== run 1 ==
==> flow/design.v (excerpt) <==
module debounce (
  clk,
  reset_n,
  data_in,
  data_out
);
  parameter WIDTH = 32;            
  parameter POLARITY = "HIGH";     
  parameter TIMEOUT = 50000;       
  parameter TIMEOUT_WIDTH = 16;    
  input wire clk;
  input wire reset_n;
  input wire [WIDTH-1:0] data_in;
  output wire [WIDTH-1:0] data_out;
  reg [TIMEOUT_WIDTH-1:0] counter [0:WIDTH-1];
  wire counter_reset [0:WIDTH-1];
  wire counter_enable [0:WIDTH-1];
  genvar i;
  generate for (i = 0; i < WIDTH; i = i+1)
  begin:  debounce_counter_loop
    always @ (posedge clk or negedge reset_n)
    begin
      if (reset_n == 0)
      begin
        counter[i] <= 0;
      end
      else
      begin
        if (counter_reset[i] == 1)   
        begin
          counter[i] <= 0;
        end
        else if (counter_enable[i] == 1)
        begin
          counter[i] <= counter[i] + 1'b1;
        end
      end
    end
    if (POLARITY == "HIGH")
    begin
      assign counter_reset[i] = (data_in[i] == 0);
      assign counter_enable[i] = (data_in[i] == 1) & (counter[i] < TIMEOUT);
      assign data_out[i] = (counter[i] == TIMEOUT) ? 1'b1 : 1'b0;
    end
    else
    begin
      assign counter_reset[i] = (data_in[i] == 1);
      assign counter_enable[i] = (data_in[i] == 0) & (counter[i] < TIMEOUT);
      assign data_out[i] = (counter[i] == TIMEOUT) ? 1'b0 : 1'b1;    
    end
  end  
  endgenerate
endmodule
Size in the first run: roughly 4600 cells after synthesis, roughly 510 flip-flops, ~66 I/O pins, about 31000 um2 of cells after synthesis.
clock: 2.22 ns
lec_check: 0
abc_area: 1
cap_margin: 20
core_margin: 2
core_utilization: 72
cts_cluster_diameter: 397
slew_margin: 20
run.sh (not shown) runs the stock make flow with config.mk's settings and CLKGATE_MAP_FILE=.
Finished, but not clean: run 1, with setup timing.
#### Input delta (run 2 over run 1)
- CORE_UTILIZATION: 72 -> 60
- MAX_ROUTING_LAYER: unset -> met4
- SETUP_SLACK_MARGIN: unset -> 0.8
- ABC_AREA: 1 -> unset
- CTS_CLUSTER_DIAMETER: 397 -> unset
- CTS_CLUSTER_SIZE: unset -> 84
- the clock period (ns, I/O delays scaled along): 2.22 -> 2.72
## What came out
Run 2 finished all stages; however, its layout fails the closing checks, the failures being setup timing.
Run 2 against run 1; wire length is down by more than 10%.
Between run 2 and run 1, it is run 2 whose cell depth of the worst flop-to-flop path is lower, by 5.
Standard-cell row count ends up higher on run 2.
[run 2 vs run 1] final worst-path setup slack: lower in run 2
Here is what was changed in the inputs of run 3 compared with run 2.
- a change of CAP_MARGIN from 20 to 40
- an added PLACE_DENSITY_LB_ADDON of 0.04
- a change of CTS_CLUSTER_SIZE from 84 to 83
- an added GPL_TIMING_DRIVEN of 0
- an added CTS_CLUSTER_DIAMETER of 47
- a deleted MAX_ROUTING_LAYER that had been met4
- an added HOLD_SLACK_MARGIN of -0.1
- a deleted SETUP_SLACK_MARGIN that had been 0.8
- an added MIN_ROUTING_LAYER of met1
- a change of CORE_UTILIZATION from 60 to 18
- a change of the clock period (ns, I/O delays scaled along) from 2.72 to 3.22
--- outcome ---
Both conditions hold for run 3: the flow ran to the end and the final layout passed the timing, DRC and antenna checks.
On run 3: row count is 84% higher than what run 2 gave.
Comparing run 3 and run 2, the lower clock skew is on run 2.
Min number of antenna violations at the first check in global routing across run 3 and run 2: run 2
Compared to run 2, run 3 was floorplanned on a bigger die.
Run 3 against run 2: power now sits higher; area after detailed placement +1900 um2.


== alpha ==
Starting RTL as in the previous note.
make LEC_CHECK=0 ABC_AREA=1 CAP_MARGIN=20 CELL_PAD_IN_SITES_DETAIL_PLACEMENT=0 CORE_ASPECT_RATIO=0.92 CORE_MARGIN=2 CORE_UTILIZATION=72 CTS_CLUSTER_DIAMETER=31 CTS_CLUSTER_SIZE=15 PLACE_DENSITY_LB_ADDON=0.29 SETUP_SLACK_MARGIN=-0.16 SLEW_MARGIN=10 finish   # period 2.22 ns
alpha: flow complete, layout not clean; failing: negative setup slack
The inputs of beta differ from those of alpha as listed below.
- clearing CTS_CLUSTER_SIZE, which used to be 15
- swapping 31 for 374 in CTS_CLUSTER_DIAMETER
- clearing CORE_ASPECT_RATIO, which used to be 0.92
- swapping 0.29 for 0.01 in PLACE_DENSITY_LB_ADDON
- swapping 72 for 70 in CORE_UTILIZATION
- swapping -0.16 for 0.66 in SETUP_SLACK_MARGIN
- swapping 10 for 20 in SLEW_MARGIN
- clearing CELL_PAD_IN_SITES_DETAIL_PLACEMENT, which used to be 0
- swapping 2.22 for 2.23 in the clock period (ns, I/O delays scaled along)
Findings:
| beta | all stages done | FAIL | negative setup slack |. Compared beta vs alpha, and power per standard cell area is down in beta. Taking beta as 1.0, alpha lands at 1.5 on clock network power. Compared with alpha, beta instantiates a larger number of cells. Compared with alpha, beta shows worst-path maximum fanout higher by 1.
The following lists how gamma was set up differently from beta:
- a deleted PLACE_DENSITY_LB_ADDON that had been 0.01
- a deleted SETUP_SLACK_MARGIN that had been 0.66
- a deleted CTS_CLUSTER_DIAMETER that had been 374
- a change of CORE_UTILIZATION from 70 to 61
- a change of the clock period (ns, I/O delays scaled along) from 2.23 to 3.43
### Flow results
- gamma closes out successfully: all stages finished, all timing, DRC and antenna checks passed.
- On first-pass GRT wire length, beta loses to gamma.
- gamma vs. beta: number of filler instances in the final layout grew by 2,391; maximum number of pins on one net before global-route repair grew by 3.8%; final estimated routing congestion in global placement shrank by 3.6%.
- Reported for gamma and beta, register share after synthesis turned out identical to the last digit.
- Compared with beta, gamma shows combinational power lower by about 60%.
Input changes introduced in delta (baseline for comparison: gamma):
- SETUP_SLACK_MARGIN newly set to 0.38
- CORE_UTILIZATION changed from 61 to 72
- CTS_CLUSTER_SIZE newly set to 10
- CTS_CLUSTER_DIAMETER newly set to 397
- the clock period (ns, I/O delays scaled along) changed from 3.43 to 2.22
Findings:
Although delta finished all stages, its layout failed final checks on negative setup slack.
Compared with gamma, in delta post-cts resize count higher; total power saw an increase; setup slack fell by 0.55 ns.
Against gamma, delta comes in 2.0 points higher on portion of total power attributed to combinational logic.
Between gamma and delta, chip footprint decreased.
delta ends up with a via count that is about 11% higher than in gamma.
Measured against each other, gamma and delta differ in reg2reg setup slack, the higher figure coming from gamma.
Diff gamma -> delta | routing usage on met2 | increase of 15 points
No activity file was given, so power comes from the tool's default toggle rates.
